run 1:
==> flow/design.v <==
`timescale 1ns / 1ps
module compl_mul(
   input logic clk_i, 
   input logic srst_i,
   input logic signed [17:0]data_a_i_i,   
   input logic signed [17:0]data_a_q_i,   
   input logic signed [17:0]data_b_i_i,   
   input logic signed [17:0]data_b_q_i,   
   output  logic signed  [36:0]data_i_o,    
   output  logic signed [36:0]data_q_o     
   );
   logic signed [35:0] prod_ii, prod_iq, prod_qi, prod_qq;
   assign prod_ii = data_a_i_i * data_b_i_i;
   assign prod_qq = data_a_q_i * data_b_q_i;
   assign prod_iq = data_a_i_i * data_b_q_i;
   assign prod_qi = data_a_q_i * data_b_i_i;
   always_ff@(posedge clk_i) begin
       if(srst_i)begin
           data_i_o<=0;
           data_q_o<=0;
       end
       else begin
           data_i_o<=prod_ii-prod_qq;
           data_q_o<=prod_iq+prod_qi;
       end
   end
endmodule
Settings: LEC_CHECK=0, ABC_AREA=1, CAP_MARGIN=20, CORE_MARGIN=2, CORE_UTILIZATION=62, CTS_CLUSTER_DIAMETER=385, CTS_CLUSTER_SIZE=99, PLACE_DENSITY=0.38, SETUP_SLACK_MARGIN=-0.83, SLEW_MARGIN=20; clock period 9.57 ns.
run.sh (not shown) runs the stock make flow with config.mk's settings and CLKGATE_MAP_FILE=.
Run 1 went all the way through the flow, and no timing, DRC or antenna check failed.
Changes in run 2 relative to run 1:
--- a/flow/config.mk
+++ b/flow/config.mk
@@ -11 +11 @@
-export CORE_UTILIZATION = 62
+export CORE_UTILIZATION = 60
@@ -14,2 +14,2 @@
-export PLACE_DENSITY = 0.38
-export SETUP_SLACK_MARGIN = -0.83
+export PLACE_DENSITY = 0.42
+export SETUP_SLACK_MARGIN = 2.26
## What came out
- [compare] base=run 1 new=run 2: global-route wire length before repair went up 24 mm; wire length up 14%.
Modified inputs, run 3 compared to run 2
--- a/flow/config.mk
+++ b/flow/config.mk
@@ -8 +7,0 @@
-export ABC_AREA = 1
@@ -11,5 +10 @@
-export CORE_UTILIZATION = 60
-export CTS_CLUSTER_DIAMETER = 385
-export CTS_CLUSTER_SIZE = 99
-export PLACE_DENSITY = 0.42
-export SETUP_SLACK_MARGIN = 2.26
+export CORE_UTILIZATION = 40
==> flow/constraint.sdc <==
create_clock -name core_clock -period 16.0 [get_ports {clk_i}]
set_input_delay 3.2000 -clock core_clock [delete_from_list [all_inputs] [get_ports {clk_i}]]
set_output_delay 3.2000 -clock core_clock [all_outputs]
set_load 0.01 [all_outputs]
### Flow results
Of run 2 and run 3, the lower row count belongs to run 2.
Of run 2 and run 3, run 3 shows the lower final cell count, with run 2 above it.
Pin count of the biggest net entering global routing (run 2 / run 3): 0.808
Summary of run 3 over run 2: sequential cell count held; layout net count went down about 17%; setup slack of the critical path after layout went up 2.93 ns; summed area of non-filler cells in the final layout went down about 16%.
Delta (run 3 minus run 2): total nets after synthesis now smaller; wire length after detailed routing now sits lower.
Relative to run 3, the following input files were edited for run 4:
--- a/flow/config.mk
+++ b/flow/config.mk
@@ -7,0 +8 @@
+export ABC_AREA = 0
@@ -8,0 +10,2 @@
+export CELL_PAD_IN_SITES_GLOBAL_PLACEMENT = 1
+export CORE_ASPECT_RATIO = 1.27
@@ -10 +13,3 @@
-export CORE_UTILIZATION = 40
+export CORE_UTILIZATION = 60
+export CTS_CLUSTER_DIAMETER = 377
+export CTS_CLUSTER_SIZE = 97
@@ -11,0 +17 @@
+export TNS_END_PERCENT = 20
--- outcome ---
Cmp run 3 and run 4 / layout filler cell count / lower: run 4
The layout overhead on the synthesized area in run 4 was lower than what run 3 gave.
Run 4 ends up with a overall routed net length that is 1.4 mm higher than in run 3.
Run 3 has lower fraction of met1 tracks used by global routing than run 4.
Remaining max-slew budget at the tightest pin came out lower on run 4 than on run 3.
As of run 4, global-route wire length before repair had risen slightly compared to run 3.
Run 4 against run 3; area of all placed cells without fillers is down slightly.
Between run 3 and run 4, worst setup slack increased.

========
== before ==
Starts from the design.v that is shown in full above.
==> flow/config.mk <==
export PLATFORM = sky130hd
export DESIGN_NAME = compl_mul
export DESIGN_NICKNAME = compl_mul
export VERILOG_FILES = /design/flow/design.v
export SDC_FILE = /design/flow/constraint.sdc
export NUM_CORES = 4
export LEC_CHECK = 0
export CAP_MARGIN = 20
export CORE_MARGIN = 2
export CORE_UTILIZATION = 70
export CTS_CLUSTER_SIZE = 37
export MAX_ROUTING_LAYER = met4
export SETUP_SLACK_MARGIN = 1.81
export SLEW_MARGIN = 20
==> flow/constraint.sdc <==
create_clock -name core_clock -period 7.28 [get_ports {clk_i}]
set_input_delay 1.4560 -clock core_clock [delete_from_list [all_inputs] [get_ports {clk_i}]]
set_output_delay 1.4560 -clock core_clock [all_outputs]
set_load 0.01 [all_outputs]
before had finished all stages when the layout checks came back failing, citing setup timing.
### before -> after
# before
export LEC_CHECK = 0
export CAP_MARGIN = 20
export CORE_MARGIN = 2
export CORE_UTILIZATION = 70
export CTS_CLUSTER_SIZE = 37
export MAX_ROUTING_LAYER = met4
export SETUP_SLACK_MARGIN = 1.81
export SLEW_MARGIN = 20
create_clock -name core_clock -period 7.28 [get_ports {clk_i}]
# after
export LEC_CHECK = 0
export ABC_AREA = 1
export CAP_MARGIN = 20
export CORE_MARGIN = 2
export CORE_UTILIZATION = 44
export SLEW_MARGIN = 20
create_clock -name core_clock -period 9.57 [get_ports {clk_i}]
--- outcome ---
No stage failed in after, and the final checks on the layout all came back clean. Final hold slack delta for after relative to before: 0.98 ns higher. On utilization: after sits below before. The global routing met1 resource utilization number comes out lower for after vs before. [compare] base=before new=after: total cells reported by yosys after synthesis rose 1073; well-tap cell count went up by about 70%; global-route wire length before repair -7.4%; sequential share of the synthesized area shows no meaningful change. Summary: with before as the reference, number of standard cells after synthesis in after moved up by more than 10%. Chip footprint (before / after): 0.61.

========
the baseline:
RTL: the design.v shown in full above, as it stands there.
Settings: LEC_CHECK=0, CAP_MARGIN=20, CELL_PAD_IN_SITES_DETAIL_PLACEMENT=0, CELL_PAD_IN_SITES_GLOBAL_PLACEMENT=0, CORE_MARGIN=2, CORE_UTILIZATION=57, CTS_CLUSTER_DIAMETER=194, GPL_TIMING_DRIVEN=1, PLACE_DENSITY_LB_ADDON=0.29, SETUP_SLACK_MARGIN=0.58, SLEW_MARGIN=20; clock period 8.79 ns.
> inputs changed (the baseline -> the candidate)
# the baseline
export LEC_CHECK = 0
export CAP_MARGIN = 20
export CELL_PAD_IN_SITES_DETAIL_PLACEMENT = 0
export CELL_PAD_IN_SITES_GLOBAL_PLACEMENT = 0
export CORE_MARGIN = 2
export CORE_UTILIZATION = 57
export CTS_CLUSTER_DIAMETER = 194
export GPL_TIMING_DRIVEN = 1
export PLACE_DENSITY_LB_ADDON = 0.29
export SETUP_SLACK_MARGIN = 0.58
export SLEW_MARGIN = 20
create_clock -name core_clock -period 8.79 [get_ports {clk_i}]
# the candidate
export LEC_CHECK = 0
export CAP_MARGIN = 20
export CELL_PAD_IN_SITES_DETAIL_PLACEMENT = 0
export CELL_PAD_IN_SITES_GLOBAL_PLACEMENT = 0
export CORE_MARGIN = 10
export CORE_UTILIZATION = 49
export CTS_CLUSTER_DIAMETER = 161
export GPL_TIMING_DRIVEN = 0
export PLACE_DENSITY_LB_ADDON = 0.29
export SETUP_SLACK_MARGIN = 0.58
export SLEW_MARGIN = 20
create_clock -name core_clock -period 12.4 [get_ports {clk_i}]
Notes after the runs:
Delta(initial antenna violation count, the candidate - the baseline) > 0. Total routed wirelength was lower in the run labelled the baseline. Diff the baseline -> the candidate | worst slack on hold paths | increase of 0.79 ns.

========
// compl_mul: RTL as listed in full above, without the edits since
Settings: LEC_CHECK=0, ABC_AREA=1, CAP_MARGIN=20, CORE_MARGIN=2, CORE_UTILIZATION=62, CTS_CLUSTER_DIAMETER=385, CTS_CLUSTER_SIZE=99, PLACE_DENSITY=0.36, SETUP_SLACK_MARGIN=-0.57, SLEW_MARGIN=20; clock period 9.57 ns.
==> next run, changes <==
- ABC_AREA: 1 -> not set
- CORE_UTILIZATION: 62 -> 66
- CTS_CLUSTER_DIAMETER: 385 -> not set
- CTS_CLUSTER_SIZE: 99 -> not set
- PLACE_DENSITY: 0.36 -> not set
- SETUP_SLACK_MARGIN: -0.57 -> not set
- clock period: 9.57 -> 8.0 ns (I/O delays scaled with it)
After rerunning:
- Now the flow produced a layout that fails on negative setup slack
- wire length drops by about 3.5%
- worst setup slack loses 660 ps
- die area came out lower by 10%
- final area rises by about 10%
- via count goes down by about 3.7%
- core utilization came out higher by 15 points
- sequential share of layout area drops by 0.23 points
- area after synthesis falls by 4.4%

========
// compl_mul: RTL as listed in full above, without the edits since
make LEC_CHECK=0 CAP_MARGIN=40 CELL_PAD_IN_SITES_DETAIL_PLACEMENT=2 CORE_ASPECT_RATIO=0.63 CORE_MARGIN=8 CORE_UTILIZATION=47 CTS_CLUSTER_SIZE=59 GPL_ROUTABILITY_DRIVEN=0 GPL_TIMING_DRIVEN=1 MAX_ROUTING_LAYER=met4 MIN_ROUTING_LAYER=met2 PLACE_DENSITY_LB_ADDON=0.13 SETUP_SLACK_MARGIN=3.98 SLEW_MARGIN=20 finish   # period 16.0 ns
The starting point aborted during 5_1_grt.
Edit:
- CELL_PAD_IN_SITES_DETAIL_PLACEMENT: 2 -> unset
- CORE_ASPECT_RATIO: 0.63 -> unset
- CORE_MARGIN: 8 -> 2
- CTS_CLUSTER_SIZE: 59 -> unset
- GPL_TIMING_DRIVEN: 1 -> 0
- MAX_ROUTING_LAYER: met4 -> unset
- MIN_ROUTING_LAYER: met2 -> unset
- PLACE_DENSITY_LB_ADDON: 0.13 -> unset
Effect: This time the run ran to the end with no violations; die size is lower by a little under a tenth; area after synthesis does not change; synthesized cell count is unchanged.
Edit:
- ABC_AREA: unset -> 0
- CAP_MARGIN: 40 -> 20
- CELL_PAD_IN_SITES_GLOBAL_PLACEMENT: unset -> 1
- CORE_ASPECT_RATIO: unset -> 1.27
- CORE_UTILIZATION: 47 -> 48
- CTS_CLUSTER_DIAMETER: unset -> 52
- CTS_CLUSTER_SIZE: unset -> 48
- GPL_ROUTABILITY_DRIVEN: 0 -> unset
- GPL_TIMING_DRIVEN: 0 -> unset
- SETUP_SLACK_MARGIN: 3.98 -> unset
- TNS_END_PERCENT: unset -> 20
Effect: Fmax goes up by about 3.3%. Sequential share of layout area is about the same. Die size went down by 2.0%. Synthesized cell count stays the same. Clock-buffer cell count decreases by 2. Flip-flop count does not change.
